// div_unit
module div_unit
(
    input  logic        clk,
    input  logic        rst,
    input  logic        issue,           
    input  logic [2:0]  funct3,          
    input  logic [6:0]  opcode,
    input  logic [4:0]  rd,
    input  logic [5:0]  pd,
    input  logic [2:0]  rob_idx,
    input  logic [31:0] pc,
    input  logic [31:0] ps1_value,
    input  logic [31:0] ps2_value,
    output logic        ready,           
    input  logic        cdb_dequeue,     
    output logic        res_valid,
    output logic [4:0]  res_rd,
    output logic [5:0]  res_pd,
    output logic [2:0]  res_rob_idx,
    output logic [31:0] res_value,
    output logic [31:0] res_rs1_value,
    output logic [31:0] res_rs2_value,
    output logic [31:0] res_pc,
    output logic [31:0] res_pc_next,
    output logic [6:0]  res_opcode
);
Size: about 1700 cells after synthesis, roughly 260 flip-flops, ~17000 um2 of cells after synthesis.
Settings: LEC_CHECK=0, ABC_AREA=0, CAP_MARGIN=20, CORE_MARGIN=2, CORE_UTILIZATION=70, CTS_CLUSTER_DIAMETER=201, CTS_CLUSTER_SIZE=36, HOLD_SLACK_MARGIN=-0.08, SETUP_SLACK_MARGIN=0.93, SLEW_MARGIN=20; clock period 3.23 ns.
run.sh (not shown) runs the stock make flow with config.mk's settings and CLKGATE_MAP_FILE=.
The starting point stopped in 5_1_grt.
Rerun with:
Settings changed: ABC_AREA 0 to default, CORE_UTILIZATION 70 to 64, CTS_CLUSTER_DIAMETER 201 to default, CTS_CLUSTER_SIZE 36 to default, HOLD_SLACK_MARGIN -0.08 to default, SETUP_SLACK_MARGIN 0.93 to default.
Clock period 3.23 ns to 3.72 ns, I/O delays scaled along.
Result:
- The new run finished with negative setup slack left
- synthesized area stays the same
- die area increases by about 9%
- synthesized cell count does not change
Rerun with:
Settings changed: CORE_UTILIZATION 64 to 40, PLACE_DENSITY from default to 0.6.
Clock period 3.72 ns to 5.38 ns, I/O delays scaled along.
After rerunning: With this change the flow finished with timing, DRC and antenna clean; clock power shrinks by 21%; hold slack gets worse by 0.029 ns; design area falls by 4.5%; power went down by 31%; clock-buffer cell count rose by 1; first-iteration DRC count went down by 49%; sequential power went down by 29%; routed wire length went down by 3.0%; register-to-register slack improves by 1.3 ns; worst setup slack gains 1.1 ns.
Rerun with:
Settings changed: ABC_AREA from default to 1, CORE_UTILIZATION 40 to 67, CTS_CLUSTER_SIZE from default to 37, HOLD_SLACK_MARGIN from default to 0.29, PLACE_DENSITY 0.6 to default, SETUP_SLACK_MARGIN from default to 0.05.
Clock period 5.38 ns to 3.32 ns, I/O delays scaled along.
=> Now the flow produced a layout that fails on negative setup slack. Worst hold slack gets better by 0.025 ns. Final cell count went up by 31%. Synthesized cell count rose by 48%. Total power went up by 65%. Non-clock buffer count increases by 90. Global-route usage climbs by 20 points. Cell area grows by 12%.
Rerun with:
Settings changed: ABC_AREA 1 to 0, CORE_UTILIZATION 67 to 70, CTS_CLUSTER_DIAMETER from default to 201, CTS_CLUSTER_SIZE 37 to 36, HOLD_SLACK_MARGIN 0.29 to -0.08, SETUP_SLACK_MARGIN 0.05 to 0.94.
Clock period 3.32 ns to 3.23 ns, I/O delays scaled along.
Effect:
- This time the run stopped in 5_1_grt
- die area goes down by 14%
- area after synthesis fell by 11%
- synthesized cell count shrinks by 32%

Starting RTL as in the previous note.
clock: 3.46 ns
lec_check: 0
cap_margin: 20
core_margin: 2
core_utilization: 70
cts_cluster_diameter: 198
cts_cluster_size: 34
hold_slack_margin: -0.09
max_routing_layer: met4
place_density: 0.6
setup_slack_margin: 0.91
slew_margin: 20
The first run did not get past 5_1_grt, error GRT-0116.
Next try:
Settings changed: CAP_MARGIN 20 to 35, CELL_PAD_IN_SITES_GLOBAL_PLACEMENT from default to 3, CORE_UTILIZATION 70 to 40, CTS_CLUSTER_DIAMETER 198 to 305, CTS_CLUSTER_SIZE 34 to default, HOLD_SLACK_MARGIN -0.09 to default, SETUP_SLACK_MARGIN 0.91 to default, SLEW_MARGIN 20 to 0.
Clock period 3.46 ns to 5.5 ns, I/O delays scaled along.
=> The new run passed the timing, DRC and antenna checks. Synthesized cell count stays the same. Die size climbs by 73%. Synthesized area stays the same.
Next try:
Settings changed: CAP_MARGIN 35 to 20, CELL_PAD_IN_SITES_GLOBAL_PLACEMENT 3 to default, CORE_UTILIZATION 40 to 72, CTS_CLUSTER_DIAMETER 305 to default, MAX_ROUTING_LAYER met4 to default, PLACE_DENSITY 0.6 to default, SETUP_SLACK_MARGIN from default to -0.36, SLEW_MARGIN 0 to 20.
Clock period 5.5 ns to 3.7 ns, I/O delays scaled along.
With this change the flow completed, yet does not pass: setup timing.
Critical path depth is unchanged.
Power rises by about 54%.
Via count rises by about 30%.
Flip-flop count is unchanged.
Core utilization rises by 43 points.
Combinational power rises by about 90%.
Next try:
Settings changed: CAP_MARGIN 20 to 10.
Clock period 3.7 ns to 3.59 ns, I/O delays scaled along.
The new run never finished: it broke off in 5_1_grt.
Die size does not change.
Synthesized area does not change.
Synthesized cell count is unchanged.

Setup of job 101:
Starting RTL as in the previous note.
Settings: LEC_CHECK=0, ABC_AREA=1, CAP_MARGIN=15, CELL_PAD_IN_SITES_DETAIL_PLACEMENT=0, CELL_PAD_IN_SITES_GLOBAL_PLACEMENT=3, CORE_MARGIN=6, CORE_UTILIZATION=70, CTS_CLUSTER_DIAMETER=363, CTS_CLUSTER_SIZE=23, GPL_ROUTABILITY_DRIVEN=1, GPL_TIMING_DRIVEN=1, HOLD_SLACK_MARGIN=-0.05, PLACE_DENSITY_LB_ADDON=0.02, SETUP_SLACK_MARGIN=0.71, SLEW_MARGIN=20, TNS_END_PERCENT=35; clock period 5.58 ns.
As the logs show, job 101 stopped at global placement without I/O (3_1_place_gp_skip_io) after a tool error, so it never reached the end of the flow.
Setup changes, job 101 to job 102
Settings: SETUP_SLACK_MARGIN: 0.71 -> unset; GPL_ROUTABILITY_DRIVEN: 1 -> unset; TNS_END_PERCENT: 35 -> unset; CORE_UTILIZATION: 70 -> 40; CTS_CLUSTER_SIZE: 23 -> unset; PLACE_DENSITY: unset -> 0.6; CELL_PAD_IN_SITES_GLOBAL_PLACEMENT: 3 -> unset; GPL_TIMING_DRIVEN: 1 -> unset; CAP_MARGIN: 15 -> 20; HOLD_SLACK_MARGIN: -0.05 -> unset; PLACE_DENSITY_LB_ADDON: 0.02 -> unset; ABC_AREA: 1 -> unset; CTS_CLUSTER_DIAMETER: 363 -> unset; CELL_PAD_IN_SITES_DETAIL_PLACEMENT: 0 -> unset; CORE_MARGIN: 6 -> 2; the clock period (ns, I/O delays scaled along): 5.58 -> 5.5.
==> comparison <==
- Relative to job 101, the die height of job 102 is higher by 33 um.
- Job 102: all stages complete, timing, DRC and antenna checks passed
- Adder-cell share of the synthesized area: lower on job 101
- For chip area from the yosys synthesis statistics, dividing the value from job 101 by the value from job 102 gives 1.12.
- Diff job 101 -> job 102: number of rows created at floorplan higher; floorplan die width higher; total standard cell area after synthesis lower; synthesized cell count lower; die area higher.
The inputs of job 103 differ from those of job 102 as listed below.
Settings: PLACE_DENSITY no longer set, was 0.6; CORE_UTILIZATION now 70, was 40; the clock period (ns, I/O delays scaled along) now 3.92, was 5.5.
==> results <==
The amount of wire on met2 after detailed routing number comes out higher for job 103 vs job 102. Non-clock buffer count (lower): job 102. The final reports for job 103 and job 102 show area growth from synthesis to layout higher in the former. Looking at overall routed net length, job 103 sits 22,000 um above job 102. Job 103 finished all stages; however, its layout fails the closing checks, the failures being negative setup slack. Relative to job 102, final area increased by 1200 sq um in job 103. [compare] base=job 102 new=job 103: setup slack of the critical path after layout fell 1.39 ns; critical path depth about even; via count of the first global-routing pass rose 3,249. Looking at placeable core area across job 102 and job 103, the one that comes out lower is job 103.
### job 103 -> job 104
Settings: TNS_END_PERCENT newly set to 55; CAP_MARGIN changed from 20 to 40; SETUP_SLACK_MARGIN newly set to 0.31; CTS_CLUSTER_SIZE newly set to 37; GPL_TIMING_DRIVEN newly set to 1; PLACE_DENSITY newly set to 0.8; the clock period (ns, I/O delays scaled along) changed from 3.92 to 4.88.
### Flow results
- As for a clean layout from job 103 and job 104, there is none.
- Relative to job 103, combinational group share of total power decreased by 1.8 points in job 104.
- From job 103 to job 104, placeable core area did not move at all.
- Against job 103, leakage component of the power in job 104 fell by a little under 10%.
Relative to job 104, the following input files were edited for job 105:
Settings: CTS_CLUSTER_SIZE: 37 -> 90; CORE_UTILIZATION: 70 -> 63; ABC_AREA: unset -> 1; SETUP_SLACK_MARGIN: 0.31 -> -0.02.
Findings:
Job 105 completed end to end with timing, DRC and antenna clean.
The estimated power of job 105 ends up higher than the estimate for job 104.
Non-clock buffer count: lower on job 105
Job 105: number of filler cells placed in the layout is 937 higher than what job 104 reported.
Job 105 ends up with higher number of signal-net inverters in the final layout than job 104 does.

Starting RTL as in the previous note.
export LEC_CHECK = 0
export CAP_MARGIN = 20
export CELL_PAD_IN_SITES_DETAIL_PLACEMENT = 1
export CELL_PAD_IN_SITES_GLOBAL_PLACEMENT = 2
export CORE_MARGIN = 10
export CORE_UTILIZATION = 40
export CTS_CLUSTER_DIAMETER = 110
export HOLD_SLACK_MARGIN = 0.11
export MAX_ROUTING_LAYER = met4
export PLACE_DENSITY_LB_ADDON = 0.19
export SETUP_SLACK_MARGIN = 0.23
export SLEW_MARGIN = 20
create_clock -name core_clock -period 5.5 [get_ports {clk}]
Then changed:
Settings changed: CELL_PAD_IN_SITES_DETAIL_PLACEMENT 1 to default, CORE_MARGIN 10 to 2, HOLD_SLACK_MARGIN 0.11 to default, MAX_ROUTING_LAYER met4 to default.
Effect:
- routed wire length goes down by 11%
- power goes down by 1.9%
- combinational power goes down by about 2%
Then changed:
Settings changed: ABC_AREA from default to 1, CELL_PAD_IN_SITES_GLOBAL_PLACEMENT 2 to default, CORE_UTILIZATION 40 to 70, CTS_CLUSTER_DIAMETER 110 to default, CTS_CLUSTER_SIZE from default to 37, HOLD_SLACK_MARGIN from default to 0.29, PLACE_DENSITY_LB_ADDON 0.19 to default, SETUP_SLACK_MARGIN 0.23 to 0.92.
Clock period 5.5 ns to 3.1 ns, I/O delays scaled along.
This time the run stopped in 5_1_grt; die area came out lower by about 35%; synthesized cell count came out higher by 48%; synthesized area came out higher by about 12%.
Power is estimated from default activity; no workload was simulated.
